[flow/design.v]
module add #(parameter width = 32 )
(
    input [width-1:0]a,
    input [width-1:0]b,
    output [width-1:0]c
);
    assign c=a+b;
endmodule
module mux2#(parameter width = 32)
(
    input [width-1:0]a,b,
    input sel,
    output [width-1:0]c
);
assign c = sel==0? a:b;
endmodule
module mux3#(parameter width = 32)
(
    input [width-1:0]a,b,c,
    input [1:0]sel,
    output reg[width-1:0]d
);
always@(*)
begin
    if(sel==2'b00)d=a;
    else if(sel==2'b01)d=b;
    else if(sel==2'b10)d=c;
    else d=0;
end
endmodule
`timescale 1ns / 1ps
module mux4#(parameter width = 32)
(
    input [width-1:0]a,b,c,d,
    input [1:0]sel,
    output reg[width-1:0]e
);
always@(*)
begin
    if(sel==2'b00)e=a;
    else if(sel==2'b01)e=b;
    else if(sel==2'b10)e=c;
    else e=d;
end
endmodule
`timescale 1ns / 1ps
module alu#(parameter WIDTH=32)
(
input [WIDTH-1:0]a,b,
input sel,
output wire[WIDTH-1:0]c,
output zero,
output less
    );
assign c= sel==0? a+b:a-b;
assign zero= c==0? 1:0;  
assign less= c[31]==1? 1:0;
endmodule
`timescale 1ns / 1ps
module Imm
#(parameter 
ADDI=7'b0010011,
ADD=7'b0110011,
SUB=7'b0110011,
AUIPC=7'b0010111,
JAL=7'b1101111,
JALR=7'b1100111,
BEQ=7'b1100011,
BLT=7'b1100011,
LW=7'b0000011,
SW=7'b0100011)
(
input[31:0]in,
output reg[31:0]data
    );
always@(*)
begin
    case(in[6:0])
    ADDI:begin if(~in[31])data={20'b0,in[31:20]};else data={20'b1111_1111_1111_1111_1111,in[31:20]};end
    AUIPC:data={in[31:12],12'b0};
    JAL:begin if(~in[31])data={11'b0,in[31],in[19:12],in[20],in[30:21],1'b0};else data={11'b1111_1111_111,in[31],in[19:12],in[20],in[30:21],1'b0};end
    JALR:begin if(~in[31])data={20'b0,in[31:20]};else data={20'b1111_1111_1111_1111_1111,in[31:20]};end
    BEQ:begin if(~in[31])data={19'b0,in[31],in[7],in[30:25],in[11:8],1'b0};else data={19'b1111_1111_1111_1111_111,in[31],in[7],in[30:25],in[11:8],1'b0};end 
    LW:begin if(~in[31])data={20'b0,in[31:20]};else data={20'b1111_1111_1111_1111_1111,in[31:20]};end
    SW:begin if(~in[31])data={20'b0,in[31:25],in[11:7]};else data={20'b1111_1111_1111_1111_1111,in[31:25],in[11:7]};end
    default:data=32'b0;
    endcase
end
endmodule
`timescale 1ns / 1ps
module control
#(parameter 
ADDI=7'b0010011,
ADD=7'b0110011,
JAL=7'b1101111,
BEQ=7'b1100011,
LW=7'b0000011,
SW=7'b0100011,
JALR=7'b1100111,
AUIPC=7'b0010111
)
(
input hit,
input [31:0]in,
output[31:0]ctrl
    );
reg MemWrite, MemRead, RegWrite;
reg ALUop;  
reg [1:0] RegSrc; 
reg ALUSrc; 
reg jal,beq,blt,jalr,ALUSrc0;
wire [6:0] opcode;
wire [2:0] funct3;
wire [6:0] funct7;
assign opcode=in[6:0];
assign funct3=in[14:12];
assign funct7=in[31:25];
always@(*)
begin
    case(in[6:0])
    ADDI:begin 
    MemWrite <= 0;
    MemRead <= 0; 
    RegWrite <= 1; 
    RegSrc <= 2;
    ALUSrc0 <= 0;
    ALUSrc <= 1;
    ALUop <= 0;
    jal <= 0;
    beq <= 0;
    blt <= 0;
    jalr <= 0;
    end
    ADD:begin 
    MemWrite <= 0;
    MemRead <= 0; 
    RegWrite <= 1; 
    RegSrc <= 2; 
    ALUSrc0 <= 0;
    ALUSrc <= 0;
    ALUop <= funct7==0? 0:1;
    jal <= 0;
    beq <= 0;
    blt <= 0;
    jalr <= 0;
    end
    JAL:begin
    MemWrite <= 0;
    MemRead <= 0;
    RegWrite <= 1;
    RegSrc <= 0; 
    ALUSrc0 <= 0;
    ALUSrc <= 1;
    ALUop <= 0;
    jal <= 1;
    beq <= 0;
    blt <= 0;
    jalr <= 0;
    end
    JALR:begin
    MemWrite <= 0;
    MemRead <= 0;
    RegWrite <= 1;
    RegSrc <= 0; 
    ALUSrc0 <= 0;
    ALUSrc <= 1;
    ALUop <= 0;
    jal <= 0;
    beq <= 0;
    blt <= 0;
    jalr <= 1;
    end
    BEQ:begin
    MemWrite <= 0;
    MemRead <= 0;
    RegWrite <= 0;
    RegSrc <= 0; 
    ALUSrc0 <= 0;
    ALUSrc <= 0;
    ALUop <= 1;
    jal <= 0;
    beq <= funct3==0? 1:0;
    blt <= funct3==0? 0:1;
    jalr <= 0;
    end
    LW:begin
    MemWrite <= 0;
    MemRead <= 1;
    RegWrite <= 1;
    RegSrc <= 1; 
    ALUSrc0 <= 0;
    ALUSrc <= 1;
    ALUop <= 0;
    jal <= 0;
    beq <= 0;
    blt <= 0;
    jalr <= 0;
    end
    SW:begin
    MemWrite <= 1;
    MemRead <= 0;
    RegWrite <= 0;
    RegSrc <= 0; 
    ALUSrc0 <= 0;
    ALUSrc <= 1;
    ALUop <= 0;
    jal <= 0;
    beq <= 0;
    blt <= 0;
    jalr <= 0;
    end
    AUIPC:begin
    MemWrite <= 0;
    MemRead <= 0; 
    RegWrite <= 1; 
    RegSrc <= 2;
    ALUSrc0 <= 1;
    ALUSrc <= 1;
    ALUop <= 0;
    jal <= 0;
    beq <= 0;
    blt <= 0;
    jalr <= 0;
    end
    default:begin 
    MemWrite <= 0;
    MemRead <= 0;
    RegWrite <= 0;
    RegSrc <= 0; 
    ALUSrc0 <= 0;
    ALUSrc <= 0;
    ALUop <= 0;
    jal <= 0;
    beq <= 0;
    blt <= 0;
    jalr <= 0;
    end
    endcase
end
assign ctrl={hit,3'b0,4'b0,4'b0,1'b0,RegWrite,RegSrc,2'b0,MemRead,MemWrite,blt,jalr,jal,beq,2'b0,ALUSrc0,ALUSrc,3'b0,ALUop};
endmodule
module register
#(parameter WIDTH=32)
(
input clk,we,
input [4:0]wa,ra0,ra1,ra2,
input [WIDTH-1:0]wd,
output [WIDTH-1:0]rd0,rd1,rd2
    );
reg [WIDTH-1:0] regfile[0:31];
assign rd0 = (ra0 == 0) ? 0 : ((we == 1) && (wa == ra0)) ? wd : regfile[ra0];
assign rd1 = (ra1 == 0) ? 0 : ((we == 1) && (wa == ra1)) ? wd : regfile[ra1];
assign rd2 = (ra2 == 0) ? 0 : ((we == 1) && (wa == ra2)) ? wd : regfile[ra2];
always@(posedge  clk) 
begin
    if(we && wa != 0) regfile[wa] <= wd;
end
endmodule
`timescale 1ns / 1ps
module SegmentRegister(
input[223:0]in,
input clk,rst,wr,arst,
output[31:0]ctrl,pc,pc4,a,b,ir,imm
    );
reg[223:0]out;
always@(posedge clk, posedge arst)
begin
    if(arst)out<=0;
    else if(rst)out<=0;
    else if(!wr)out<=in;
    else out<=out;
end
assign imm=out[31:0];
assign ir=out[63:32];
assign b=out[95:64];
assign a=out[127:96];
assign pc4=out[159:128];
assign pc=out[191:160];
assign ctrl=out[223:192];
endmodule
`timescale 1ns / 1ps
module PCregister(
input[31:0]a,
input clk,rst,wr,
output [31:0]b
    );
reg[31:0]PC;
always@(posedge clk,posedge rst)
begin
    if(rst)PC<=32'b0000_0000_0000_0000_0011_0000_0000_0000;
    else if(!wr)PC<=a;
end
assign b=PC;
endmodule
`timescale 1ns / 1ps
module Forwarding_Unit(
    input EX_MEM_RegWrite,
    input MEM_WB_RegWrite,
    input [4:0] ID_EX_RegRs1,
    input [4:0] ID_EX_RegRs2,
    input [4:0] EX_MEM_RegRd,
    input [4:0] MEM_WB_RegRd,
    output [1:0]ForwardA,
    output [1:0]ForwardB
    );
reg [1:0]Reg_ForwardA;
reg [1:0]Reg_ForwardB;
always@(*)
begin
    if(EX_MEM_RegWrite && (EX_MEM_RegRd != 0)
      && (EX_MEM_RegRd == ID_EX_RegRs1) )
       Reg_ForwardA <= 1;
    else if(MEM_WB_RegWrite && (MEM_WB_RegRd != 0)
      && (MEM_WB_RegRd == ID_EX_RegRs1)&&~(EX_MEM_RegWrite && (EX_MEM_RegRd!=0)&&(EX_MEM_RegRd==ID_EX_RegRs1)) )
       Reg_ForwardA <= 2;
    else 
       Reg_ForwardA <= 0;
end
always@(*)
begin
     if(EX_MEM_RegWrite && (EX_MEM_RegRd != 0)
      && (EX_MEM_RegRd == ID_EX_RegRs2) )
       Reg_ForwardB <= 1;
     else if(MEM_WB_RegWrite && (MEM_WB_RegRd != 0)
      && (MEM_WB_RegRd == ID_EX_RegRs2)&&~(EX_MEM_RegWrite && (EX_MEM_RegRd!=0)&&(EX_MEM_RegRd==ID_EX_RegRs2)) )
       Reg_ForwardB <= 2;
     else 
       Reg_ForwardB <= 0;
end
assign ForwardA = Reg_ForwardA;
assign ForwardB = Reg_ForwardB;
endmodule
`timescale 1ns / 1ps
module Hazard_Detection_Unit(
    input [4:0] IF_ID_RegRs1,
    input [4:0] IF_ID_RegRs2,
    input [4:0] ID_EX_RegRd,
    input ID_EX_MemRead,
    output reg stop,rst
    );
    always@(*)
    begin
    if(ID_EX_MemRead&&((IF_ID_RegRs1!=0&&IF_ID_RegRs1==ID_EX_RegRd)||(IF_ID_RegRs2!=0&&IF_ID_RegRs2==ID_EX_RegRd)))
    begin
    stop=1'b1;
    rst=1'b1;
    end
    else
    begin
    stop=1'b0;
    rst=1'b0;
    end
    end
endmodule
`timescale 1ns / 1ps
module BHT(
input clk,
input rst,
input [31:0] pc,
input [31:0] brpc_update,
input [31:0] prepc_update,
input is_br_jal,
input really,
output reg [31:0] pcout,
output hit);
reg [1:0] ptr;
reg [31:0] brpc[0:3];
reg [31:0] prepc[0:3];
reg [1:0] state[0:3];
integer i;
assign hit=((pc==brpc[0])&state[0][1])|((pc==brpc[1])&state[1][1])|((pc==brpc[2])&state[2][1])|((pc==brpc[3])&state[3][1]);
always@(*)
begin
   if((pc==brpc[0]) && state[0][1])
      pcout=prepc[0];
   else if((pc==brpc[1]) && state[1][1])
      pcout=prepc[1];
   else if((pc==brpc[2]) && state[2][1])
      pcout=prepc[2];
   else if((pc==brpc[3]) && state[3][1])
      pcout=prepc[3];
   else
      pcout=pc;
end
always@(posedge clk or posedge rst)
begin
   if(rst)
   begin
      ptr<=0;
      for(i=0;i<4;i=i+1)
      begin
         brpc[i]<=0;
         prepc[i]<=0;
         state[i]<=0;
      end
   end
   else if(is_br_jal)
   begin
      if(really)
      begin
         if(brpc_update==brpc[0])
         begin
            case(state[0])
            2'b00:state[0]<=2'b01;
            2'b01:state[0]<=2'b11;
            2'b10:state[0]<=2'b11;
            2'b11:state[0]<=2'b11;
            endcase
         end
         else if(brpc_update==brpc[1])
         begin
            case(state[1])
            2'b00:state[1]<=2'b01;
            2'b01:state[1]<=2'b11;
            2'b10:state[1]<=2'b11;
            2'b11:state[1]<=2'b11;
            endcase
         end
         else if(brpc_update==brpc[2])
         begin
            case(state[2])
            2'b00:state[2]<=2'b01;
            2'b01:state[2]<=2'b11;
            2'b10:state[2]<=2'b11;
            2'b11:state[2]<=2'b11;
            endcase
         end
         else if(brpc_update==brpc[3])
         begin
            case(state[3])
            2'b00:state[3]<=2'b01;
            2'b01:state[3]<=2'b11;
            2'b10:state[3]<=2'b11;
            2'b11:state[3]<=2'b11;
            endcase
         end
         else
         begin
            brpc[ptr]<=brpc_update;
            prepc[ptr]<=prepc_update;
            state[ptr]<=2'b01;
            ptr<=ptr+2'b1;
         end
      end
      else
      begin
         if(brpc_update==brpc[0])
         begin
            case(state[0])
            2'b00:state[0]<=2'b00;
            2'b01:state[0]<=2'b00;
            2'b10:state[0]<=2'b00;
            2'b11:state[0]<=2'b10;
            endcase
         end
         else if(brpc_update==brpc[1])
         begin
            case(state[1])
            2'b00:state[1]<=2'b00;
            2'b01:state[1]<=2'b00;
            2'b10:state[1]<=2'b00;
            2'b11:state[1]<=2'b10;
            endcase
         end
         else if(brpc_update==brpc[2])
         begin
            case(state[2])
            2'b00:state[2]<=2'b00;
            2'b01:state[2]<=2'b00;
            2'b10:state[2]<=2'b00;
            2'b11:state[2]<=2'b10;
            endcase
         end
         else if(brpc_update==brpc[3])
         begin
            case(state[3])
            2'b00:state[3]<=2'b00;
            2'b01:state[3]<=2'b00;
            2'b10:state[3]<=2'b00;
            2'b11:state[3]<=2'b10;
            endcase
         end
      end
   end
end
endmodule
`timescale 1ns / 1ps
module cache(
input clk,
input rst,
input [7:0]cpu_req_addr,
input cpu_req_rw,
input cpu_req_valid,
input [31:0]cpu_data_write,
output reg [31:0]cpu_data_read,
output reg cpu_ready,
output reg [7:0]mem_req_addr,
output reg mem_req_rw,
output reg mem_req_valid,
output reg [127:0]mem_data_write,
input [127:0]mem_data_read,
input mem_ready
);
parameter V = 133;
parameter D = 132;
parameter TagMSB = 131;
parameter TagLSB = 128;
parameter BlockMSB = 127;
parameter BlockLSB = 0 ;
parameter IDLE=0;
parameter CompareTag=1;
parameter Allocate=2;
parameter WriteBack=3;
parameter RST=4;
reg [133:0] cache_data[0:3];            
reg [2:0]state,next_state;
wire hit;
wire [1:0]cpu_req_index;
wire [3:0]cpu_req_tag;
wire [1:0]cpu_req_offset;
assign cpu_req_offset=cpu_req_addr[1:0];
assign cpu_req_index=cpu_req_addr[3:2];
assign cpu_req_tag=cpu_req_addr[7:4];
integer i;
always@(posedge clk,posedge rst)
if(rst)
begin
    state<=RST;
end
else
    state<=next_state;
always@(*)
case(state)
    RST:next_state=IDLE;
    IDLE:if(cpu_req_valid)
            next_state=CompareTag;
         else
            next_state=IDLE;
    CompareTag:if(hit)
                   next_state=IDLE;
               else if(cache_data[cpu_req_index][V:D]==2'b11)                
                   next_state=WriteBack;
               else 
                   next_state=Allocate;
    Allocate:if(mem_ready)
                   next_state=CompareTag;
             else
                   next_state=Allocate;
    WriteBack:if(mem_ready)
                   next_state=Allocate;
              else
                   next_state=WriteBack;
      default:next_state=IDLE;
endcase
assign hit = cache_data[cpu_req_index][V]&(cache_data[cpu_req_index][TagMSB:TagLSB]==cpu_req_tag)? 1:0;
always@(posedge clk,posedge rst)
if(rst)
begin
    cpu_ready<=1'b0;
    mem_req_valid<=1'b0;
end
else if(state==RST)
    ;
else if(state==IDLE)
    begin
    cpu_ready<=1'b0;
    mem_req_valid<=1'b0;
    end
else if(state==CompareTag)
    cpu_ready<=hit;
else if(state==Allocate)
    mem_req_valid<=~mem_ready;
else if(state==WriteBack)
    mem_req_valid<=~mem_ready;
else
begin
    cpu_ready<=1'b0;
    mem_req_valid<=1'b0;
end
always@(posedge clk)
if(state==RST)
    for(i=0;i<4;i=i+1)
        cache_data[i]<=0; 
else if(state==CompareTag)
    if(hit)
        if(cpu_req_rw==1'b0)               
        begin
            cpu_data_read<=cache_data[cpu_req_index][cpu_req_offset*32 +:32];
        end
        else                                
        begin
            cache_data[cpu_req_index][cpu_req_offset*32 +:32]=cpu_data_write;
            cache_data[cpu_req_index][D]=1'b1;
        end
    else
        ;
else if(state==Allocate)                  
    if(!mem_ready)
    begin
        mem_req_addr<={cpu_req_addr[7:2],2'b00};
        mem_req_rw<=1'b0;
    end
    else
    begin
        cache_data[cpu_req_index][BlockMSB:BlockLSB]<=mem_data_read;
        cache_data[cpu_req_index][V:D]<=2'b10;
        cache_data[cpu_req_index][TagMSB:TagLSB]<=cpu_req_tag;
    end
else if(state==WriteBack)                           
    if(!mem_ready)
    begin
        mem_req_addr<={cache_data[cpu_req_index][TagMSB:TagLSB],cpu_req_index,2'b00};
        mem_req_rw<=1'b1;
        mem_data_write<=cache_data[cpu_req_index][BlockMSB:BlockLSB];
    end
endmodule
`timescale 1ns / 1ps
module MMU
#(
parameter WriteMiss=0,
parameter WriteHit=1,
parameter ReadHit=2,
parameter ReadMiss=3,
parameter WriteDirtyMiss=4,
parameter ReadDirtyMiss=5
)
(
input [7:0]a,
input [31:0]d,
input clk,
input we,
output [31:0]spo,
input re,
output stop,
input rst,
output [7:0]mem_req_addr,
output mem_req_rw,
output mem_req_valid,
output [127:0]mem_data_write,
input [127:0]mem_data_read,
input mem_ready
    );
wire [31:0]cpu_data_read;
wire cpu_ready;
wire cpu_req_valid;
assign spo = cpu_data_read;
assign cpu_req_valid = (re|we)&~cpu_ready;
assign stop = ~cpu_ready&(re|we);
cache cache(.clk(clk),
.rst(rst),
.cpu_req_addr(a),
.cpu_req_rw(we),
.cpu_req_valid(cpu_req_valid),
.cpu_data_write(d),
.cpu_data_read(cpu_data_read),
.cpu_ready(cpu_ready),
.mem_req_addr(mem_req_addr),
.mem_req_rw(mem_req_rw),
.mem_req_valid(mem_req_valid),
.mem_data_write(mem_data_write),
.mem_data_read(mem_data_read),
.mem_ready(mem_ready));
endmodule
`timescale 1ns / 1ps
module  cpu_pl (
  input clk,
  input rst,
  output [7:0] imem_addr,
  input [31:0] imem_data,
  output [7:0] mem_req_addr,
  output mem_req_rw,
  output mem_req_valid,
  output [127:0] mem_data_write,
  input [127:0] mem_data_read,
  input mem_ready,
  output [7:0] io_addr,
  output [31:0] io_dout,
  output io_we,
  input [31:0] io_din
);
wire [31:0] pc, pcd, ir, pcin, pce, a, b, imm, ctrl, y, bm, ctrlm, yw, mdr, ctrlw;
wire [4:0] rd, rdm, rdw;
wire wait_stop; 
wire [31:0]hit_nouse0,nouse1,nouse2,nouse3,nouse4,nouse5,nouse6;
wire [31:0]ir0,pc4;
wire [31:0]pcsrc; 
reg [1:0]pcsel;
wire stop,rst_IF_ID;
wire[31:0]pc4d;
wire [31:0]brpc_update,prepc_update,pcout,pcin0,pc_error0,pc_error1,pc_jalr;
wire is_br_jal;
wire really,hit;
BHT BHT_jump(clk,rst,pc,brpc_update,prepc_update,is_br_jal,really,pcout,hit);
assign brpc_update = pce;
assign prepc_update = pcsrc;
assign is_br_jal = ctrl[8]|ctrl[9]|ctrl[11];
mux2 pcmux(pc4,pcout,hit,pcin0);
mux4 pcmux1(pcin0,pc_error0,pc_error1,pc_jalr,pcsel,pcin);
PCregister PC(pcin,clk,rst,stop|wait_stop,pc);
add pcadd(pc,32'b0100,pc4);
assign imem_addr = pc[9:2];
assign ir0 = imem_data;
SegmentRegister IF_ID({hit,31'b0,pc,pc4,32'b0,32'b0,ir0,32'b0},clk,rst_IF_ID,stop|wait_stop,rst,hit_nouse0,pcd,pc4d,nouse1,nouse2,ir,nouse3);
wire RegWrite,rst_ID_EX,rst_ID_EX0,rst_ID_EX1;
wire [31:0]wd,rd1,rd2,immd,ctrld,pc4e,ire;
wire [31:0]rs2_or_imm,alunum1,alunum2,aluresult,irm,irw,rs1_or_pc;
wire [31:0]rf_nouse;
register registerfile(clk,RegWrite,rdw,5'b0,ir[19:15],ir[24:20],wd,rf_nouse,rd1,rd2);
Imm Immnumber(ir,immd);
control Control(hit_nouse0[31],ir,ctrld);
SegmentRegister ID_EX(wait_stop ? {ctrl,pce,pc4e,alunum1,alunum2,ire,imm} : {ctrld,pcd,pc4d,rd1,rd2,ir,immd},
    clk,rst_ID_EX,1'b0,rst,ctrl,pce,pc4e,a,b,ire,imm);
assign rd=ire[11:7];
Hazard_Detection_Unit Hazard_Detection(ir[19:15],ir[24:20],ire[11:7],ctrl[13],stop,rst_ID_EX0);
wire [1:0]afwd,bfwd;
wire zero,less;
wire [31:0]pc4m;
wire jalr;
mux2 rd2_imm(alunum2,imm,ctrl[4],rs2_or_imm);
add addar(pce,imm,pcsrc);
mux3 fwda(a,y,wd,afwd,alunum1);
mux3 fwdb(b,y,wd,bfwd,alunum2);
mux2 rs1_pc(alunum1,pce,ctrl[5],rs1_or_pc);
Forwarding_Unit forwarding_unit(ctrlm[18],ctrlw[18],ire[19:15],ire[24:20],irm[11:7],irw[11:7],afwd,bfwd);
alu ALU(rs1_or_pc,rs2_or_imm,ctrl[0],aluresult,zero,less);
assign rst_ID_EX1 = ((really&~ctrl[31])|(~really&ctrl[31])|jalr);
assign rst_ID_EX = (rst_ID_EX0|rst_ID_EX1)&(~wait_stop);
assign rst_IF_ID = ((really&~ctrl[31])|(~really&ctrl[31])|jalr)&(~wait_stop);
assign jalr = ctrl[10];
assign pc_jalr = aluresult;
assign pc_error0 = pc4e;
assign pc_error1 = pcsrc;
always@(*)
begin
    if(jalr)
    pcsel<=2'b11;
    else if(~really&ctrl[31])
    pcsel<= 2'b01;
    else if(really&~ctrl[31])
    pcsel <= 2'b10;
    else
    pcsel <= 2'b00;
end
assign really = (zero&ctrl[8])|ctrl[9]|(ctrl[11]&less);
SegmentRegister EX_MEM({ctrl,32'b0,pc4e,aluresult,alunum2,ire,32'b0},clk,1'b0,wait_stop,rst,ctrlm,nouse4,pc4m,y,bm,irm,nouse5);
assign rdm=irm[11:7];
wire [31:0]lw_data,pc4w,bmw;
wire mem_write;
assign mem_write=ctrlm[12]&~y[10];
MMU Dmmu(.a(y[9:2]),.d(bm),.clk(clk),.we(mem_write),.spo(lw_data),.re(ctrlm[13]&~y[10]),.stop(wait_stop),.rst(rst),
    .mem_req_addr(mem_req_addr),.mem_req_rw(mem_req_rw),.mem_req_valid(mem_req_valid),
    .mem_data_write(mem_data_write),.mem_data_read(mem_data_read),.mem_ready(mem_ready));
SegmentRegister MEM_WB({ctrlm,bm,pc4m,lw_data,y,irm,32'b0},clk,wait_stop,1'b0,rst,ctrlw,bmw,pc4w,mdr,yw,irw,nouse6);
assign rdw=irw[11:7];
wire [31:0]wrdata;
mux2 mdr_or_io(mdr,io_din,yw[10],wrdata);
mux3 rfwd(pc4w,wrdata,yw,ctrlw[17:16],wd);
assign RegWrite=ctrlw[18];
assign io_addr=yw[7:0];
assign io_dout=bmw;
assign io_we=yw[10]&ctrlw[12];
endmodule
[flow/run.sh]
#!/bin/bash
# the make line also repeats each setting of config.mk as NAME=value (left out here)
make -C /OpenROAD-flow-scripts/flow DESIGN_CONFIG=/design/flow/config.mk WORK_HOME=/design/flow/orfs CLKGATE_MAP_FILE= finish
[flow/config.mk]
export PLATFORM = sky130hd
export DESIGN_NAME = cpu_pl
export DESIGN_NICKNAME = cpu_pl
export VERILOG_FILES = /design/flow/design.v
export SDC_FILE = /design/flow/constraint.sdc
export NUM_CORES = 4
export LEC_CHECK = 0
export CAP_MARGIN = 20
export CORE_MARGIN = 2
export CORE_UTILIZATION = 69
export CTS_CLUSTER_SIZE = 34
export SLEW_MARGIN = 20
[flow/constraint.sdc]
create_clock -name core_clock -period 7.97 [get_ports {clk}]
set_input_delay 1.5940 -clock core_clock [delete_from_list [all_inputs] [get_ports {clk}]]
set_output_delay 1.5940 -clock core_clock [all_outputs]
set_load 0.01 [all_outputs]
==> results of run 1 <==
## metrics by stage
| step | utilization (%) | instance area, sq um | TNS (ps) | instances |
|---|---|---|---|---|
| after global placement | 74.5 | 131000 | -605500 | 12300 |
| after floorplan | - | 122000 | -4108700 | 9711 |
| after CTS | 79.5 | 140000 | 0 | 12700 |
| after detailed placement | 74.5 | 131000 | -608140 | 12300 |
## what timing repair did
| item | CTS |
|---|---|
| gates resized | 9 |
| hold endpoints to repair | 0 |
| setup endpoints to repair | 545 |
| pin swaps | 6 |
| cloned | 0 |
| setup buffers | 1 |
## metal layers
| layer | GRT overflow | track usage [%] |
|---|---|---|
| met5 | 0 | 27.1 |
| met4 | 1 | 60.2 |
| met3 | 0 | 42.1 |
| met2 | 1 | 84.0 |
| met1 | 0 | 68.5 |
==> run summary, run 1 <==
Physical design

The biggest area contributor in the post-synthesis netlist is sky130_fd_sc_hd__edfxtp_1. The count of cell types in the netlist stands at 99. Of the combinational cells, the family taking the most area is multiplexers. The fraction of synthesized area in multiplexers stands at 19.3%. The detailed placement HPWL stands at 311 mm.

The proportion of synthesized chip area in sequential cells stands at 55.1%. After synthesis, the largest area contributor takes up 29.3% of total cell area. The number of buffers added by the clock tree synthesis step stands at 276. The most frequently used library cell after synthesis is sky130_fd_sc_hd__edfxtp_1.

Before any placement, the netlist area is recorded as 0.122 sq mm. The number of top-level pins stands at 382. After synthesis, the chip area reported by Yosys is 0.122 sq mm. The cell count listed in synth_stat.txt stands at 9,677. By area the synthesized netlist is led by sky130_fd_sc_hd__edfxtp_1, sky130_fd_sc_hd__dfrtp_1, sky130_fd_sc_hd__mux4_2. Timing analysis after detailed placement gives a worst setup slack of -1430 ps. The count of input and output buffers stands at 379. The clock passes through at most 4 buffers.

The count of flip-flops with a built-in enable after synthesis stands at 1,191. Counting instances in the post-synthesis netlist gives the leading cell types as sky130_fd_sc_hd__edfxtp_1, sky130_fd_sc_hd__nand2_1, sky130_fd_sc_hd__dfrtp_1. The mean instance size in the synthesized netlist stands at 12.6 sq um. Counting flops and latches in the post-synthesis netlist gives 2,554.

In the synthesized netlist the async set-or-reset flop fraction comes to 32.4%. Counting the warning lines in the Yosys log gives 16. In the synthesized netlist the dominant register cell turns out to be sky130_fd_sc_hd__edfxtp_1. The total routing usage reported by global routing stands at 64.8%. CTS built an H-tree with a depth of 5.

The synthesized netlist devotes 7.80% of its cell area to simple gates. The initial utilization of the core area, before any placement, comes to 69.3%. After floorplanning, the core was divided into 154 placement rows.

The post-synthesis share of cell area spent on full adders, half adders and majority gates stands at 0.792%. Hold repair after CTS inserted 0 buffers. The run stopped with a tool error. The tool reported: "[ERROR GRT-0116] Global routing finished with congestion. Check the congestion regions in the DRC Viewer". The synthesized instance count is 9,677. For this run the aggregate overflow at the end of global routing stands at 2. The count of clock tree sinks stands at 2,554. After Yosys synthesis, XOR and XNOR cells account for 2.81% of the synthesized area. The area fraction in compound gates after synthesis stands at 11.1%. The y dimension of the die stands at 424 um. Per the gpl log, the routability congestion estimate is 1.00. Per the CTS log, the root buffer master is sky130_fd_sc_hd__clkbuf_16. According to the floorplan report, the die width is 424 um.

The stage where the run came to a stop is global routing. The chip occupies 0.180 sq mm. The placeable core region stands at 0.176 sq mm.
==> run 2: changes to the inputs <==
Settings changed: ABC_AREA set to 1, CELL_PAD_IN_SITES_DETAIL_PLACEMENT set to 2, CORE_UTILIZATION 69 to 36, CTS_CLUSTER_SIZE 34 to not set, GPL_ROUTABILITY_DRIVEN set to 0, GPL_TIMING_DRIVEN set to 1, PLACE_DENSITY set to 0.7.
Clock period 7.97 ns to 9.56 ns, I/O delays scaled along.
==> run summary, run 2 <==
Physical design

The area fraction in compound gates after synthesis was 24.9% (+14 points). The number of top-level pins was 382 (unchanged). The fraction of synthesized area in multiplexers came to 0% (-19 points). The post-synthesis share of cell area spent on full adders, half adders and majority gates stands at 0.741% (-0.051 points). The die width stands at 606 um (+43%).

The share of flip-flops with an asynchronous set or reset after synthesis came to 32.4% (unchanged). The basic-gate share of the synthesized area counting and, or, nand and nor cells came to 12.8% (+5.0 points). The portion of synthesized cell area occupied by the leading cell type came to 27.4% (-1.9 points).

The cell count listed in synth_stat.txt came to 15.7k (+62%). The depth of the CTS H-tree stands at 5 (unchanged). The area figure in the yosys stat output was 0.130 sq mm (+6.9%). The total routing usage reported by global routing stands at 90.9%. The post-synthesis instance area is 0.130 sq mm (+6.9%).

The synthesis run shows the most used standard cells to be sky130_fd_sc_hd__o21ai_0, sky130_fd_sc_hd__nand2_1, sky130_fd_sc_hd__a21oi_1. The count of input and output buffers stands at 379 (unchanged). The number of cells produced by synthesis stands at 15.7k (+62%).

The count of flip-flops with a built-in enable after synthesis stands at 1,191 (unchanged). The number of standard-cell rows in the floorplan stands at 220 (+43%). The tree is rooted in a sky130_fd_sc_hd__clkbuf_16. sky130_fd_sc_hd__o21ai_0 is the most common cell in the netlist. The synthesis-stage register bit count stands at 2,554 (unchanged).

The run stopped with a tool error. The y dimension of the die was 606 um (+43%). The placeable core region is 0.360 sq mm (+100%). The buffer depth of the longest clock path came to 4 (unchanged). The parity-gate share of the synthesized area counting xor and xnor cells stands at 1.44% (-1.4 points). The count of cell types in the netlist was 73 (-26%). The overall chip area stands at 0.367 sq mm (+100%).

The proportion of synthesized chip area in sequential cells stands at 51.5% (-3.6 points). The quantity of hold-fixing buffers added after cts stands at 0 (unchanged). The Yosys warning count stands at 16 (unchanged).

The count of clock tree sinks is 2,554 (unchanged). The mean instance size in the synthesized netlist was 8.30 sq um (-34%). The main area contributors are sky130_fd_sc_hd__edfxtp_1, sky130_fd_sc_hd__dfrtp_1, sky130_fd_sc_hd__o21ai_0. The tool reported: "[ERROR GRT-0116] Global routing finished with congestion. Check the congestion regions in the DRC Viewer". Looking at the cell usage after synthesis, the top flip-flop cell is sky130_fd_sc_hd__edfxtp_1. The run ended at global routing. The initial core utilization came to 36.2% (-33 points). The detailed placement HPWL came to 748 mm (+140%). The global route stage reports its total congestion overflow as 16.6k. The synthesized design spends more area on one cell type than any other, namely sky130_fd_sc_hd__edfxtp_1.

The number of buffers added by the clock tree synthesis step came to 294 (+6.5%). Among the non-sequential cells, AND-OR/OR-AND gates take the most area.
==> run 2: routing by layer <==
metal,GRT overflow,track usage [%]
met1,1903,87.5
met2,9479,103
met3,1563,83.4
met4,3430,90.0
met5,190,72.6
==> run 2: repair_timing <==
action	4_1_cts
setup endpoints to repair	578
cloned	4
gates resized	263
pin swaps	34
buffers inserted	43
==> run 2: per-stage QoR <==
step	setup slack, ps	hold slack, ps	instance area, sq um	setup TNS, ps	std cells
3_3_place_gp	319	450	138000	0	19900
4_1_cts	10.3	479	149000	0	20500
2_1_floorplan	-3710	426	131000	-3056760	15700
3_5_place_dp	-4010	501	138000	-1440220	19900
==> run 3: changes to the inputs <==
Settings changed: ABC_AREA 1 to not set, CELL_PAD_IN_SITES_DETAIL_PLACEMENT 2 to not set, CORE_UTILIZATION 36 to 43, GPL_ROUTABILITY_DRIVEN 0 to not set, GPL_TIMING_DRIVEN 1 to not set, PLACE_DENSITY 0.7 to not set.
Clock period 9.56 ns to 3.98 ns, I/O delays scaled along.
==> run summary, run 3 <==
Physical implementation status

Nets still carrying antenna violations after routing amount to 0. Counting both buffers and inverters, the worst setup path holds a total of 6. The timing report gives the worst reg2reg path a setup slack of -3360 ps.

The fraction of synthesized area in multiplexers was 19.3% (+19 points). The worst setup path is launched from a register. The number of standard-cell rows in the floorplan is 195 (-11%). The first-pass detailed-route iteration total stands at 9.

The number of violations reported at the end of detailed-routing iteration 0 stands at 11.4k. The wire length of the first global-routing pass stands at 662 mm. Global routing consumed, over all layers together, 31.9% of the routing resources.

The number of global-route vias before repair came to 90.4k. The count of clock tree sinks is 2,554 (unchanged). The number of antenna violations at the first check in global routing came to 60. Setup repair after global routing could not meet its margin everywhere.

Dividing the detail-routed via count by the number of cells gives 6.25. The synthesized design spends more area on one cell type than any other, namely sky130_fd_sc_hd__edfxtp_1. Routability-driven placement finished with a final weighted congestion of 0.965. The power spent charging and discharging nets stands at 37,800 uW.

The script logs the mean routed wire length per placed instance as 31.7 um. The number of top-level pins stands at 382 (unchanged). The Yosys warning count stands at 16 (unchanged). The number of hold violations in the final report stands at 0. The post-route minimum period stands at 7340 ps. For this run, the top clock speed supported by timing is 136 MHz. The peak supply drop stands at 0.000453 V.

Combinational cells consume a total of 39,300 uW. Headroom to the max-slew limit came out at 26.4%. In the hold report, the worst path ends at MEM_WB.out[106]. The clock edge transition at the registers on the reported setup and hold paths stands at 60 ps.

Of the total power, combinational logic draws 38.9%. In this run the static leakage power is 0.0557 uW. Recorded from the global router log, the overflow total was 0. Following the worst setup path forward leads to its endpoint at PC.PC[8]. The proportion of synthesized chip area in sequential cells was 55.1% (+3.6 points). The post-synthesis share of cell area spent on full adders, half adders and majority gates stands at 0.792% (+0.051 points). The maximum number of pins on one net before global-route repair stands at 247. The basic-gate share of the synthesized area counting and, or, nand and nor cells stands at 7.80% (-5.0 points).

The worst register-to-register path begins at MEM_WB.out[43]. For reference, the top cells by area after synthesis are sky130_fd_sc_hd__edfxtp_1, sky130_fd_sc_hd__dfrtp_1, sky130_fd_sc_hd__mux4_2. The count of flip-flops with a built-in enable after synthesis came to 1,191 (unchanged). The count of cell types in the netlist stands at 99 (+36%).

In the final timing run, aggregate negative setup slack is -2,206,020 ps. The mean instance size in the synthesized netlist came to 12.6 sq um (+52%). The area fraction in compound gates after synthesis was 11.1% (-14 points). STA classifies the critical path endpoint as a register.

STA lists the endpoint of the worst register-to-register path as PC.PC[8]. The number of buffers added by the clock tree synthesis step was 287 (-2.4%). The initial core utilization stands at 43.2% (+7.0 points).

The share of flip-flops with an asynchronous set or reset after synthesis stands at 32.4% (unchanged). In this run the worst setup path begins at MEM_WB.out[43]. Per the summary, power density relative to cell area is 680 mW/mm^2. In this run switching power makes up 37.5% of total power. The largest stage delay on the critical path stands at 510 ps. The buffer depth of the longest clock path stands at 4 (unchanged). The flow ran to the end, but the layout failed its checks.

The post-route clock period utilization stands at 184%. Summed over the clock group, the power is 26,900 uW. The arrival time of data at the critical path endpoint stands at 8110 ps. After synthesis, the largest family of logic cells by area is multiplexers. TritonCTS built the clock tree.

The detailed placement HPWL stands at 318 mm (-58%). For the pin with the worst max-slew slack, the measured transition is 1100 ps. The portion of synthesized cell area occupied by the leading cell type stands at 29.3% (+1.9 points). Across all setup checks in the final design, the least slack found is -3360 ps. The depth of the CTS H-tree stands at 5 (unchanged). The worst-skew pair later-pin latency stands at 880 ps. The synthesis-stage register bit count was 2,554 (unchanged). The cell count listed in synth_stat.txt stands at 9,677 (-38%). The post-synthesis instance area came to 0.122 sq mm (-6.4%). For this run the top cell type by instance count after synthesis was sky130_fd_sc_hd__edfxtp_1. The die width stands at 537 um (-11%). The count of input and output buffers stands at 379 (unchanged).

CTS placed an instance of sky130_fd_sc_hd__clkbuf_16 at the clock tree root. The parity-gate share of the synthesized area counting xor and xnor cells stands at 2.81% (+1.4 points). The sequential group power stands at 34,800 uW. After layout, the design draws a total of 101,000 uW.

The overall via count from detail_route stands at 92.1k. The area figure in the yosys stat output stands at 0.122 sq mm (-6.4%). By count the netlist is led by sky130_fd_sc_hd__edfxtp_1, sky130_fd_sc_hd__nand2_1, sky130_fd_sc_hd__dfrtp_1. In this design, the largest share of critical-path delay is due to AND-OR/OR-AND gates. STA lists the maximum fanout along the critical path as 8. The final layout contains 11.0k nets. The required time at the endpoint of the critical path stands at 4750 ps. Looking at the critical path, the single cell with the biggest stage delay is sky130_fd_sc_hd__or4_4.

In the power breakdown, the internal column shows 63,200 uW. The portion of total power attributed to the clock network stands at 26.6%. The total wirelength of the detailed-routed design stands at 468 mm.

The y dimension of the die stands at 537 um (-11%). The report counts max-capacitance violations totalling 0. The critical path is of the register to register type.

The fill cell total of the finished layout stands at 23.5k. The overall chip area is 0.288 sq mm (-22%). The layout overhead on the synthesized area stands at 21.7%. The worst hold path begins at Dmmu.cache.cpu_data_read[10]. Pins over their slew limit in the final report were tallied at 0.

For this run, the leading register cell type out of synthesis is sky130_fd_sc_hd__edfxtp_1. Counting buffers and inverters, the worst setup path is 31 cells deep. For the worst flop-to-flop path, the logic depth is 31.

The placeable core region is 0.282 sq mm (-22%). A clean result was blocked by negative setup slack. The number of setup violations in the final report stands at 1,174.

The min-delay analysis places its worst path in the category register to register. The final timing report lists clock skew as 64.7 ps. The number of cells produced by synthesis is 9,677 (-38%). The share of power burned in registers stands at 34.5%. The cell depth of the worst hold path stands at 1. The number of warnings in the stage logs stands at 66. The number of DRC violations after detailed routing stands at 0.

Ranked by power, first place goes to combinational logic.
run 3: what timing repair did:
item                       in CTS  in global routing
setup endpoints to repair    1176               1177
gates cloned                    9                  0
hold endpoints to repair        0                  0
gates resized                 107                 56
pin swaps                      39                 18
hold buffers                    0                  0
setup buffers                  33                 10
run 3: area by class of cell:
cell class | count | area, sq um | share of cell area, %
Multi-Input combinational cell | 6258 | 52300 | 35.2
Tap cell | 3743 | 4680 | 3.15
Timing Repair Buffer | 1537 | 14400 | 9.72
Antenna cell | 41 | 103 | 0.0691
Clock buffer | 381 | 7910 | 5.33
Sequential cell | 2554 | 67200 | 45.3
Inverter | 88 | 339 | 0.228
Clock inverter | 129 | 1450 | 0.979
run 3: layer usage:
metal  vias to the layer above  wire length (um)  GRT usage (%)
met2                      5377            209000           48.3
met3                      1110             47800           7.38
met4                        30             26000           15.1
met5                         -               368          0.493
met1                     47200            184000           43.5
li1                      38400                 -              -
run 3: per-stage QoR:
stage	util, %	area [sq um]	std cells	hold slack [ps]	worst slack [ps]
finish	52.6	148000	14700	446	-3360
global route	52.6	148000	14700	468	-3580
CTS	52.5	148000	14700	453	-3270
detailed placement	48.8	138000	14100	440	-4480
global placement	48.8	138000	14100	437	-4540
floorplan	-	123000	9711	423	-8170
==> run 4: changes to the inputs <==
Settings changed: CAP_MARGIN 20 to 40, CELL_PAD_IN_SITES_DETAIL_PLACEMENT set to 1, CELL_PAD_IN_SITES_GLOBAL_PLACEMENT set to 2, CORE_ASPECT_RATIO set to 0.95, CORE_UTILIZATION 43 to 40, CTS_CLUSTER_DIAMETER set to 119, GPL_TIMING_DRIVEN set to 0, HOLD_SLACK_MARGIN set to -0.07, MAX_ROUTING_LAYER set to met4.
Clock period 3.98 ns to 8.78 ns, I/O delays scaled along.
==> run summary, run 4 <==
Physical implementation status

The flow ran to the end, but the layout failed its checks. The report lists the violated layout checks as negative setup slack. The count of nets after finishing stands at 11.1k (+0.91%).

The setup path with the least slack is of type input port to register. The fill cell total of the finished layout stands at 30.8k (+31%). The power spent charging and discharging nets stands at 19,500 uW (-48%). The number of DRC violations after detailed routing came to 0 (unchanged). The multi-input gate area in the final layout stands at 0.0526 sq mm (+0.53%). The average detailed-routed wire length per instance stands at 40.0 um (+26%). The slew at the pin closest to its max-slew limit stands at 1020 ps (-85.1 ps). The share of power burned in registers is 33.1% (-1.4 points). For reference, the critical path is launched at io_din[2]. The global placer's final weighted congestion came to 0.990 (+2.6%).

The setup skew after layout stands at 68.8 ps (+4.02 ps). The post-synthesis instance area is 0.122 sq mm (unchanged). The count of input and output buffers stands at 379 (unchanged). The depth of the CTS H-tree came to 5 (unchanged). TritonCTS built the clock tree.

The register area stands at 0.0672 sq mm (about the same). The highest fanout seen on the critical path came to 37 (+29). The fraction of synthesized area in multiplexers stands at 19.3% (unchanged). The number of antenna violations at the first check in global routing stands at 69 (+15%).

The cell type that accounts for the most area after synthesis is sky130_fd_sc_hd__edfxtp_1. The cell count listed in synth_stat.txt stands at 9,677 (unchanged). STA reports the tightest min-delay check as being of type register to register. The layout overhead on the synthesized area stands at 21.7% (about the same). STA classifies the critical path endpoint as a register. The post-route clock period utilization was 100% (-84 points). The buffer depth of the longest clock path stands at 4 (unchanged). The number of setup violations in the final report was 3 (-99.7%). The overall power consumption was 47,400 uW (-53%). Per STA, the worst path accumulates the most delay in the family AND-OR/OR-AND gates. The clock edge transition at the registers on the reported setup and hold paths stands at 60 ps (about the same). The average vias per placed instance was 6.39 (+2.2%). The count of clock tree sinks is 2,554 (unchanged). The most numerous cell type found on the critical path is sky130_fd_sc_hd__buf_12. Ranked by total cell area, the synthesized netlist is headed by sky130_fd_sc_hd__edfxtp_1, sky130_fd_sc_hd__dfrtp_1, sky130_fd_sc_hd__mux4_2. The count of flip-flops with a built-in enable after synthesis stands at 1,191 (unchanged). STA lists the startpoint of the worst register-to-register path as MEM_WB.out[209]. The detailed placement HPWL is 460 mm (+45%). The post-route minimum period stands at 8780 ps. The achievable frequency stands at 114 MHz. Global route summary, busiest routing layer listed as met2. The overall chip area came to 0.309 sq mm (+7.4%).

The total wirelength of the detailed-routed design stands at 607 mm (+30%). The path length in cells of the critical path was 34 (+9.7%). The portion of total power attributed to the clock network stands at 26.3% (-0.3 points). The worst-skew pair later-pin latency came to 950 ps (+70 ps). The power consumed by combinational cells came to 19,300 uW (-51%). The arrival time of data at the critical path endpoint was 9570 ps (+1460 ps). By area, the combinational part of the netlist is dominated by multiplexers.

STA classifies the critical path startpoint as an input port. The initial core utilization stands at 40.2% (-3.0 points). The overall via count from detail_route is 97.0k (+5.3%). The first-pass detailed-route iteration total stands at 8 (-1).

The synthesis-stage register bit count stands at 2,554 (unchanged). The count of cell types in the netlist stands at 99 (unchanged). The peak supply drop stands at 0.000282 V (-38%). The Yosys warning count stands at 16 (unchanged). The cell depth of the worst hold path stands at 1 (unchanged). The part of the power in combinational logic stands at 40.6% (+1.7 points). The critical path ends at PC.PC[4]. The number of buffers added by the clock tree synthesis step stands at 299 (+4.2%).

The largest individual stage delay along the critical path comes from the cell sky130_fd_sc_hd__clkdlybuf4s50_1. The share of flip-flops with an asynchronous set or reset after synthesis came to 32.4% (unchanged). The worst slack on hold paths stands at 448 ps (+1.47 ps). The number of hold violations in the final report stands at 0 (unchanged). The post-synthesis share of cell area spent on full adders, half adders and majority gates was 0.792% (unchanged). The number of global-route vias before repair is 96.9k (+7.2%). The basic-gate share of the synthesized area counting and, or, nand and nor cells stands at 7.80% (unchanged). The post-place setup slack came to -3490 ps (+983 ps). The number of top-level pins came to 382 (unchanged).

Sorting the synthesized cells by how often they occur yields sky130_fd_sc_hd__edfxtp_1, sky130_fd_sc_hd__nand2_1, sky130_fd_sc_hd__dfrtp_1. The maximum number of pins on one net before global-route repair was 38 (-85%). The number of antenna-violating nets in the routed design stands at 0 (unchanged). The global-route congestion overflow total was 0 (unchanged).

In the power breakdown, the biggest contributor is combinational logic. The number of placed cells counting well taps came to 14.5k (+2.8%). Sorting the synthesis cell report by count puts at the top sky130_fd_sc_hd__edfxtp_1. The portion of synthesized cell area occupied by the leading cell type stands at 29.3% (unchanged). The final non-filler cell total stands at 15.2k (+3.0%).

The worst-case headroom to the max-slew limit stands at 31.6% (+5.2 points). The wire length of the first global-routing pass stands at 822 mm (+24%). The die width is 571 um (+6.3%). Looking at the cell usage after synthesis, the top flip-flop cell is sky130_fd_sc_hd__edfxtp_1. The worst hold path terminates at MEM_WB.out[126]. The number of standard-cell rows in the floorplan stands at 197 (+1.0%). The required time at the endpoint of the critical path stands at 9560 ps (+4810 ps). The area fraction in compound gates after synthesis is 11.1% (unchanged). The mean instance size in the synthesized netlist stands at 12.6 sq um (unchanged). The count of maximum capacitance violations came to 0 (unchanged). The power per cell area came to 320 mW/mm^2 (-53%). The number of cells produced by synthesis stands at 9,677 (unchanged). The sequential group power was 15,700 uW (-55%). The worst hold path begins at Dmmu.cache.cpu_data_read[30]. The slack of the worst reg-to-reg path stands at 60 ps (+3420 ps).

The design internal power was 27,900 uW (-56%). The share of total power consumed by net switching stands at 41.2% (+3.7 points). The number of pins with negative max-slew slack in the final report stands at 0 (unchanged). The largest stage delay on the critical path stands at 570 ps (+60 ps). The met2 layer usage reported by global route stands at 56.8% (+8.5 points).

The power attributed to the clock group was 12,500 uW (-54%). The parity-gate share of the synthesized area counting xor and xnor cells stands at 2.81% (unchanged). The final worst slack came to -4.13 ps (+3360 ps). The number of violations reported at the end of detailed-routing iteration 0 stands at 12.7k (+11%). The met3 demand-to-capacity share in global routing came to 9.13% (+1.7 points).

The placeable core region came to 0.303 sq mm (+7.5%). The number of cells traversed by the worst register-to-register path stands at 29 (-6.5%). The total routing usage reported by global routing stands at 39.8% (+7.9 points). The number of warnings in the stage logs stands at 38 (-42%). The tree is rooted in a sky130_fd_sc_hd__clkbuf_16. The y dimension of the die stands at 542 um (+1.0%).

The global-route track usage on met1 stands at 53.3% (+9.8 points). The count of buffer and inverter cells on the critical path was 7 (+1). The area figure in the yosys stat output is 0.122 sq mm (unchanged).

The standby leakage power was 0.0546 uW (-2.1%). Looking at the reg2reg group, the worst path ends at PC.PC[24]. The proportion of synthesized chip area in sequential cells is 55.1% (unchanged).
## run 4: final cells by class
class | count | share of cell area, %
clock buffer | 407 | 5.56
inverter | 88 | 0.228
sequential | 2554 | 45.3
tap | 4079 | 3.44
multi-input combinational | 6261 | 35.4
clock inverter | 133 | 0.768
buffer | 799 | 2.59
timing repair buffer | 823 | 6.70
antenna | 29 | 0.0489
## run 4: metal layers
layer,vias to the layer above,wire length (um)
met5,-,0
met4,0,35700
met3,1175,59400
met2,5479,263000
met1,51700,249000
li1,38600,-
## run 4: metrics by stage
| stage | cell area, sq um | TNS, ps | util, % |
|---|---|---|---|
| 3_3_place_gp | 131000 | - | 43.2 |
| 5_1_grt | 148000 | -142 | 48.9 |
| 3_5_place_dp | 137000 | -1449230 | 45.1 |
| 6_report | 148000 | -8.95 | 48.9 |
| 2_1_floorplan | 122000 | -3572800 | - |
| 4_1_cts | 147000 | 0 | 48.6 |
## run 4: repair_timing
item / 4_1_cts / 5_1_grt
buffers inserted: 36 / 28
cloned: 4 / 1
resized: 201 / 112
pin swaps: 26 / 36
setup endpoints to repair: 579 / 315
hold buffers: 0 / 0
==> run 5: changes to the inputs <==
Settings changed: CAP_MARGIN 40 to 20, CELL_PAD_IN_SITES_DETAIL_PLACEMENT 1 to not set, CELL_PAD_IN_SITES_GLOBAL_PLACEMENT 2 to not set, CORE_ASPECT_RATIO 0.95 to not set, CORE_UTILIZATION 40 to 70, CTS_CLUSTER_DIAMETER 119 to not set, CTS_CLUSTER_SIZE set to 50, GPL_TIMING_DRIVEN 0 to 1, HOLD_SLACK_MARGIN -0.07 to not set, MAX_ROUTING_LAYER met4 to not set, PLACE_DENSITY_LB_ADDON set to 0.0, SETUP_SLACK_MARGIN set to 1.59.
Clock period 8.78 ns to 6.23 ns, I/O delays scaled along.
==> run summary, run 5 <==
Physical design

The flow did not finish. The run ended at global routing. The first error in the log reads "[ERROR GRT-0116] Global routing finished with congestion. Check the congestion regions in the DRC Viewer".

The number of standard-cell rows in the floorplan stands at 153 (-22%). The initial core utilization stands at 70.3% (+30 points). The count of cell types in the netlist came to 99 (unchanged). The detailed placement HPWL came to 323 mm (-30%). The basic-gate share of the synthesized area counting and, or, nand and nor cells stands at 7.80% (unchanged). The number of placed cells counting well taps is 12.4k (-15%). The quantity of hold-fixing buffers added after cts was 0 (unchanged). The overall chip area is 0.178 sq mm (-43%). The global placer's final weighted congestion is 1.05 (+6.5%). The post-synthesis instance area stands at 0.122 sq mm (unchanged). The number of buffers added by the clock tree synthesis step was 277 (-7.4%). The number of cells produced by synthesis was 9,677 (unchanged). Summed over all routing layers, the global router reports a total usage of 67.4%. The y dimension of the die stands at 421 um (-22%).

The count of input and output buffers was 379 (unchanged). The global-route congestion overflow total stands at 112. The fraction of synthesized area in multiplexers was 19.3% (unchanged). The area fraction in compound gates after synthesis stands at 11.1% (unchanged). Among all flip-flop cells after synthesis, the most frequent one is sky130_fd_sc_hd__edfxtp_1. The post-synthesis share of cell area spent on full adders, half adders and majority gates stands at 0.792% (unchanged). Of the combinational cells, the family taking the most area is multiplexers. The synthesis-stage register bit count stands at 2,554 (unchanged). Clock tree synthesis selected as its root buffer the cell sky130_fd_sc_hd__clkbuf_16. The buffer depth of the longest clock path stands at 4 (unchanged). The area figure in the yosys stat output stands at 0.122 sq mm (unchanged). The mean instance size in the synthesized netlist stands at 12.6 sq um (unchanged). The portion of synthesized cell area occupied by the leading cell type was 29.3% (unchanged). The parity-gate share of the synthesized area counting xor and xnor cells is 2.81% (unchanged). The synthesis run shows the most used standard cells to be sky130_fd_sc_hd__edfxtp_1, sky130_fd_sc_hd__nand2_1, sky130_fd_sc_hd__dfrtp_1.

The depth of the CTS H-tree stands at 5 (unchanged). The number of top-level pins stands at 382 (unchanged). The count of clock tree sinks is 2,554 (unchanged). The placeable core region was 0.173 sq mm (-43%).

The proportion of synthesized chip area in sequential cells was 55.1% (unchanged). Looking at the gate-level netlist, the highest instance count belongs to sky130_fd_sc_hd__edfxtp_1. The share of flip-flops with an asynchronous set or reset after synthesis stands at 32.4% (unchanged).

The main area contributors are sky130_fd_sc_hd__edfxtp_1, sky130_fd_sc_hd__dfrtp_1, sky130_fd_sc_hd__mux4_2. The cell count listed in synth_stat.txt stands at 9,677 (unchanged). The count of flip-flops with a built-in enable after synthesis stands at 1,191 (unchanged). Sorting the Yosys area breakdown by cell type puts at the top sky130_fd_sc_hd__edfxtp_1. The Yosys warning count stands at 16 (unchanged). The die width stands at 421 um (-26%).
-- run 5: stage by stage --
step	setup WS, ps	area (sq um)
after floorplan	-6370	123000
after global placement	-2120	132000
after detailed placement	-2270	132000
after CTS	-1140	142000
-- run 5: per-layer routing --
| layer | overflow | global-route usage (%) |
|---|---|---|
| met3 | 5 | 45.5 |
| met1 | 4 | 70.4 |
| met4 | 46 | 64.2 |
| met2 | 57 | 87.0 |
| met5 | 0 | 22.4 |
-- run 5: what timing repair did --
action | in CTS
resized | 86
setup endpoints to repair | 852
pin swaps | 27
gates cloned | 5
setup buffers | 22
==> run 6: changes to the inputs <==
Settings changed: CORE_UTILIZATION 70 to 58, CTS_CLUSTER_SIZE 50 to not set, GPL_TIMING_DRIVEN 1 to not set, PLACE_DENSITY_LB_ADDON 0.0 to not set, SETUP_SLACK_MARGIN 1.59 to 1.22.
Clock period 6.23 ns to 6.52 ns, I/O delays scaled along.
==> run summary, run 6 <==
Physical implementation status

The run finished, with violations left. Failing layout checks were recorded as negative setup slack. The placeable core region stands at 0.209 sq mm (+21%). The detailed placement HPWL stands at 301 mm (-6.9%). The synthesis report lists the most area-consuming cells as sky130_fd_sc_hd__edfxtp_1, sky130_fd_sc_hd__dfrtp_1, sky130_fd_sc_hd__mux4_2.

The worst setup path is of the input port to register kind. In the final layout, flip-flops and latches occupy 0.0673 sq mm. The area fraction in compound gates after synthesis stands at 11.1% (unchanged). The post-place setup slack stands at -2010 ps (+261 ps). The portion of synthesized cell area occupied by the leading cell type came to 29.3% (unchanged). The script parses the final routing iteration and logs DRC violations as 0.

The number of violations reported at the end of detailed-routing iteration 0 stands at 13.4k. On the critical path, the stage with the largest delay is an instance of sky130_fd_sc_hd__clkdlybuf4s50_1. The share of flip-flops with an asynchronous set or reset after synthesis was 32.4% (unchanged). The overall power consumption stands at 60,800 uW.

The routed layout has 93.4k vias. The power spent charging and discharging nets stands at 23,000 uW. The share of power burned in registers stands at 35.3%. The number of cells produced by synthesis stands at 9,677 (unchanged). The post-synthesis share of cell area spent on full adders, half adders and majority gates stands at 0.792% (unchanged). In this run the layout overhead on the synthesized area is reported as 19.5%. The synthesis-stage register bit count came to 2,554 (unchanged). The path length in cells of the critical path stands at 34. Among the non-sequential cells, multiplexers take the most area. The number of buffers added by the clock tree synthesis step is 285 (+2.9%). In the post-synthesis netlist, the cell with the most instances is sky130_fd_sc_hd__edfxtp_1. Global routing used 42.9% of the available tracks across all layers. Hold-check failures listed in the final report amount to 0. The post-route minimum period stands at 7270 ps.

The biggest area contributor in the post-synthesis netlist is sky130_fd_sc_hd__edfxtp_1. The achievable frequency stands at 138 MHz. The count of maximum capacitance violations stands at 0. The count of cell types in the netlist came to 99 (unchanged).

The worst-case headroom to the max-slew limit stands at 13.8%. Dividing total power by cell area gives a power density of 417 mW/mm^2. The portion of total power attributed to the clock network stands at 25.7%. The share of total power consumed by net switching stands at 37.8%. After layout, the worst setup slack is -749 ps. At the pin with the least slew margin, the transition time is 1290 ps.

STA classifies the critical path endpoint as a register. The number of warnings in the stage logs stands at 80. The worst-skew pair later-pin latency stands at 960 ps. The count of input and output buffers is 379 (unchanged). After the last flow step, the layout net total stands at 10.8k. The depth of the CTS H-tree was 5 (unchanged). Together, buffers and inverters on the worst path number 6. Measured in cells, the most critical reg-to-reg path has a length of 34. The final timing report lists clock skew as 80.4 ps. The global-route congestion overflow total stands at 0. The biggest slice of the total power is consumed by combinational logic. Fill cells in the final layout number 14.7k. The area figure in the yosys stat output stands at 0.122 sq mm (unchanged).

STA classifies the critical path startpoint as an input port. The sequential group power stands at 21,500 uW. The design internal power stands at 37,800 uW. The Yosys warning count came to 16 (unchanged). The arrival time of data at the critical path endpoint stands at 8120 ps. The flow reports power dissipated in the clock network as 15,600 uW. The most critical setup path has its endpoint at PC.PC[15].

The post-route clock period utilization stands at 111%. The global placer's final weighted congestion stands at 1.02 (-3.4%). The routed design has 469 mm of wire.

The final non-filler cell total stands at 13.5k. The buffer depth of the longest clock path was 4 (unchanged). The worst hold path terminates at MEM_WB.out[99]. The fraction of synthesized area in multiplexers came to 19.3% (unchanged).

The largest stage delay on the critical path stands at 550 ps. The quantity of hold-fixing buffers added after cts stands at 0 (unchanged). The highest fanout seen on the critical path stands at 6. The initial core utilization came to 58.3% (-12 points). The final max-slew violation count recorded for this run is 0.

The average vias per placed instance stands at 6.92. After detailed routing, the average wire length per cell comes to 34.8 um. The power consumed by combinational cells stands at 23,700 uW. The cell count listed in synth_stat.txt is 9,677 (unchanged). The clock edge transition at the registers on the reported setup and hold paths stands at 60 ps. The number of placed cells counting well taps stands at 12.9k (+4.0%). STA reports the tightest min-delay check as being of type register to register.

The overall chip area was 0.214 sq mm (+20%). The required time at the endpoint of the critical path stands at 7370 ps. The number of standard-cell rows in the floorplan stands at 168 (+9.8%). The number of antenna violations at the first check in global routing stands at 50. The first global-routing pass estimated 662 mm of wire. The mean instance size in the synthesized netlist is 12.6 sq um (unchanged).

The maximum number of pins on one net before global-route repair stands at 231. The basic-gate share of the synthesized area counting and, or, nand and nor cells came to 7.80% (unchanged). STA lists the startpoint of the worst register-to-register path as MEM_WB.out[42]. Per the CTS log, the root buffer master is sky130_fd_sc_hd__clkbuf_16.

The cell depth of the worst hold path stands at 1. The number of top-level pins was 382 (unchanged). The standby leakage power stands at 0.0548 uW. The count of flip-flops with a built-in enable after synthesis is 1,191 (unchanged). The y dimension of the die stands at 463 um (+9.8%). The most critical setup path has its startpoint at io_din[0]. For this run, the leading register cell type out of synthesis is sky130_fd_sc_hd__edfxtp_1. Looking at the VDD voltage map, the peak drop is 0.000356 V. The post-synthesis instance area stands at 0.122 sq mm (unchanged).

Before antenna repair, the detailed router went through 9 iterations. The number of setup violations in the final report stands at 574. By count the netlist is led by sky130_fd_sc_hd__edfxtp_1, sky130_fd_sc_hd__nand2_1, sky130_fd_sc_hd__dfrtp_1.

The worst register-to-register path ends at PC.PC[15]. The number of global-route vias before repair is 90.8k. The slack of the worst reg-to-reg path stands at -740 ps. TritonCTS built the clock tree. The timing report attributes the biggest portion of critical-path delay to simple AND/OR/NAND/NOR gates.

The count of clock tree sinks stands at 2,554 (unchanged). The die width stands at 463 um (+9.8%). The part of the power in combinational logic stands at 39.0%. Setup repair after global routing could not meet its margin everywhere.

The multi-input gate area in the final layout stands at 0.0531 sq mm. The number of antenna-violating nets in the routed design stands at 0. The worst hold path begins at Dmmu.cache.cpu_data_read[3]. The proportion of synthesized chip area in sequential cells stands at 55.1% (unchanged). The parity-gate share of the synthesized area counting xor and xnor cells stands at 2.81% (unchanged).
-- run 6: final cells by class --
| type | count | share of cell area [%] |
|---|---|---|
| flip-flops and latches | 2554 | 46.1 |
| clock inverters | 81 | 0.517 |
| well taps | 2805 | 2.41 |
| repair buffers | 1291 | 8.78 |
| diodes | 21 | 0.0360 |
| multi-input cells | 6261 | 36.4 |
| inverters | 88 | 0.233 |
| clock buffers | 402 | 5.52 |
-- run 6: what timing repair did --
action,CTS,global route
setup buffers,60,32
pin swaps,66,58
endpoints found under the setup margin,870,1094
cloned,37,16
gates resized,336,97
-- run 6: per-stage QoR --
stage / area [sq um] / hold WS [ps] / setup TNS (ps) / utilization, %
floorplan: 123000 / 423 / -5179810 / -
global placement: 133000 / 432 / -891560 / 63.6
detailed placement: 133000 / 440 / -904480 / 63.6
CTS: 145000 / 431 / -299730 / 69.1
global route: 146000 / 453 / -380100 / 69.6
finish: 146000 / 432 / -300720 / 69.6
-- run 6: metal layers --
layer  wire [um]  GRT usage (%)
met1      169000           57.6
met2      207000           63.3
met3       57900           11.4
met4       34700           25.4
met5         330              0
==> run 7: changes to the inputs <==
Settings changed: CELL_PAD_IN_SITES_GLOBAL_PLACEMENT set to 1, CORE_UTILIZATION 58 to 40, HOLD_SLACK_MARGIN set to 0.15, SETUP_SLACK_MARGIN 1.22 to not set.
Clock period 6.52 ns to 9.18 ns, I/O delays scaled along.
==> run summary, run 7 <==
Physical implementation status

The peak supply drop stands at 0.000204 V (-43%). The wire length of the first global-routing pass stands at 680 mm (+2.8%). The share of flip-flops with an asynchronous set or reset after synthesis stands at 32.4% (unchanged). The clock edge transition at the registers on the reported setup and hold paths stands at 60 ps (about the same). The number of setup violations in the final report came to 0 (-100%).

The number of global-route vias before repair was 87.7k (-3.4%). The global placer's final weighted congestion stands at 0.956 (-6.1%). The largest stage delay on the critical path stands at 540 ps (about the same). The average vias per placed instance stands at 6.17 (-11%). The final non-filler cell total came to 14.4k (+6.3%). In the post-synthesis netlist, the cell with the most instances is sky130_fd_sc_hd__edfxtp_1. The Yosys warning count stands at 16 (unchanged). The count of flip-flops with a built-in enable after synthesis stands at 1,191 (unchanged). The die width stands at 556 um (+20%). Setup repair after global routing left no endpoint under its margin. The number of warnings in the stage logs stands at 71 (-11%). The count of buffer and inverter cells on the critical path was 5 (-1).

The number of cells traversed by the worst register-to-register path stands at 34 (unchanged). The overall via count from detail_route is 88.6k (-5.1%). The worst setup path is launched from an input port. The number of placed cells counting well taps is 13.8k (+7.3%). The setup skew after layout came to 55.1 ps (-25.3 ps). The basic-gate share of the synthesized area counting and, or, nand and nor cells came to 7.80% (unchanged). The run finished with no timing, DRC or antenna violations. The count of cell types in the netlist stands at 99 (unchanged).

The portion of synthesized cell area occupied by the leading cell type is 29.3% (unchanged). The post-route clock period utilization was 97.2% (-14 points). The detailed placement HPWL was 323 mm (+7.1%). The mean instance size in the synthesized netlist came to 12.6 sq um (unchanged).

On the critical path, the stage with the largest delay is an instance of sky130_fd_sc_hd__clkdlybuf4s50_1. The area figure in the yosys stat output is 0.122 sq mm (unchanged). The parity-gate share of the synthesized area counting xor and xnor cells stands at 2.81% (unchanged). The number of antenna-violating nets in the routed design stands at 0 (unchanged). The initial core utilization stands at 40.3% (-18 points). The share of power burned in registers stands at 35.9% (+0.6 points). The achievable frequency stands at 112 MHz. The maximum number of pins on one net before global-route repair stands at 209 (-9.5%). The critical path is of the input port to register type. The cell that appears most often on the critical path is sky130_fd_sc_hd__a21oi_1. The capture point of the critical path was reported as PC.PC[9]. In the hold report, the worst path ends at MEM_WB.out[126]. The count of input and output buffers came to 379 (unchanged). The design internal power is 26,300 uW (-30%). In this run the worst setup path begins at io_din[0]. The cell count listed in synth_stat.txt stands at 9,677 (unchanged). In this run the critical register-to-register path is captured at PC.PC[9]. The highest fanout seen on the critical path stands at 14 (+8). The count of nets after finishing was 10.4k (-3.5%).

The share of total power consumed by net switching was 38.5% (+0.67 points). The number of standard-cell rows in the floorplan came to 202 (+20%). The main area contributors are sky130_fd_sc_hd__edfxtp_1, sky130_fd_sc_hd__dfrtp_1, sky130_fd_sc_hd__mux4_2. The sequential group power was 15,300 uW (-29%). The number of cells produced by synthesis stands at 9,677 (unchanged). The y dimension of the die stands at 556 um (+20%). The post-synthesis share of cell area spent on full adders, half adders and majority gates stands at 0.792% (unchanged). TritonCTS built the clock tree. The power spent charging and discharging nets is 16,500 uW (-28%). The first-pass detailed-route iteration total stands at 6 (-3). Sorting the Yosys area breakdown by cell type puts at the top sky130_fd_sc_hd__edfxtp_1. The overall chip area stands at 0.309 sq mm (+45%). The launch point of the worst min-delay path is recorded as Dmmu.cache.cpu_data_read[30]. The number of DRC violations after detailed routing stands at 0 (unchanged). The layout overhead on the synthesized area stands at 16.6%. The depth of the CTS H-tree stands at 5 (unchanged). The overall power consumption stands at 42,800 uW (-30%). The part of the power in combinational logic stands at 36.1% (-2.9 points). The number of violations reported at the end of detailed-routing iteration 0 stands at 10.1k (-24%). The post-synthesis instance area came to 0.122 sq mm (unchanged). The power per cell area stands at 301 mW/mm^2 (-28%). The path length in cells of the critical path stands at 36 (+5.9%).

The total wirelength of the detailed-routed design came to 486 mm (+3.6%). The slack of the worst reg-to-reg path is 390 ps (+1130 ps). The synthesis-stage register bit count stands at 2,554 (unchanged). The required time at the endpoint of the critical path is 10,000 ps (+2630 ps).

The quantity of hold-fixing buffers added after cts came to 0 (unchanged). The cell depth of the worst hold path is 1 (unchanged). The buffer depth of the longest clock path stands at 4 (unchanged).

The number of hold violations in the final report stands at 0 (unchanged). The standby leakage power is 0.0521 uW (-4.8%). The fraction of synthesized area in multiplexers stands at 19.3% (unchanged). The power attributed to the clock group stands at 12,000 uW (-23%). The tightest min-delay check is of the register to register type. The number of pins with negative max-slew slack in the final report is 0 (unchanged).

Yosys shows that the main logic family after synthesis is multiplexers. The tree is rooted in a sky130_fd_sc_hd__clkbuf_16. The number of top-level pins came to 382 (unchanged). The count of maximum capacitance violations is 0 (unchanged).

The power consumed by combinational cells stands at 15,400 uW (-35%). The placeable core region is 0.303 sq mm (+45%). The number of antenna violations at the first check in global routing stands at 61 (+22%).

In this run the critical register-to-register path is launched from MEM_WB.out[43]. The number of buffers added by the clock tree synthesis step stands at 294 (+3.2%). The post-route minimum period stands at 8920 ps. The area fraction in compound gates after synthesis came to 11.1% (unchanged).

The proportion of synthesized chip area in sequential cells stands at 55.1% (unchanged). The average detailed-routed wire length per instance stands at 33.9 um (-2.5%). The dominant power group in this design is combinational logic.

The worst-skew pair later-pin latency stands at 930 ps (-30 ps). The portion of total power attributed to the clock network stands at 28.1% (+2.4 points). The arrival time of data at the critical path endpoint was 9750 ps (+1630 ps). The worst-case headroom to the max-slew limit is 13.5% (-0.28 points).

The count of clock tree sinks stands at 2,554 (unchanged). Post-synth the commonest register cell is sky130_fd_sc_hd__edfxtp_1. Broken down by cell family, the worst path's largest delay share belongs to simple AND/OR/NAND/NOR gates. The slew at the pin closest to its max-slew limit stands at 1290 ps (+1.08 ps). The worst setup path is captured at a register. The global-route congestion overflow total is 0 (unchanged). The total routing usage reported by global routing was 30.9% (-12 points). The commonest cells after synthesis are sky130_fd_sc_hd__edfxtp_1, sky130_fd_sc_hd__nand2_1, sky130_fd_sc_hd__dfrtp_1.
run 7: area by class of cell:
| class | count | area, sq um |
|---|---|---|
| fill | 27000 | 161000 |
| sequential | 2554 | 67300 |
| multi-input combinational | 6256 | 51600 |
| clock buffer | 415 | 8310 |
| timing repair buffer | 911 | 8300 |
| tap | 3978 | 4980 |
| clock inverter | 129 | 1410 |
| inverter | 88 | 337 |
| antenna | 22 | 55.1 |
run 7: routing by layer:
layer | up-vias | wire (um) | GRT usage, %
li1 | 37200 | - | -
met1 | 46400 | 199000 | 42.0
met2 | 4087 | 221000 | 47.4
met3 | 859 | 40100 | 6.08
met4 | 36 | 26500 | 14.8
met5 | - | 227 | 0
run 7: what timing repair did:
item                                    CTS  global route
hold endpoints to repair                  0             0
setup buffers                             0             2
endpoints found under the setup margin    0            19
resized                                   0             3
run 7: per-stage QoR:
| step | utilization (%) | setup WS (ps) | hold slack, ps | area, sq um | setup TNS [ps] |
|---|---|---|---|---|---|
| finish | 46.9 | 256 | 446 | 142000 | 0 |
| global route | 46.9 | 20.8 | 469 | 142000 | 0 |
| CTS | 46.9 | 55.7 | 448 | 142000 | 0 |
| detailed placement | 43.7 | -759 | 435 | 132000 | -160460 |
| global placement | 43.7 | -637 | 432 | 132000 | -87180 |
| floorplan | - | -4010 | 423 | 122000 | -3308160 |
Power and IR drop assume default switching activity.
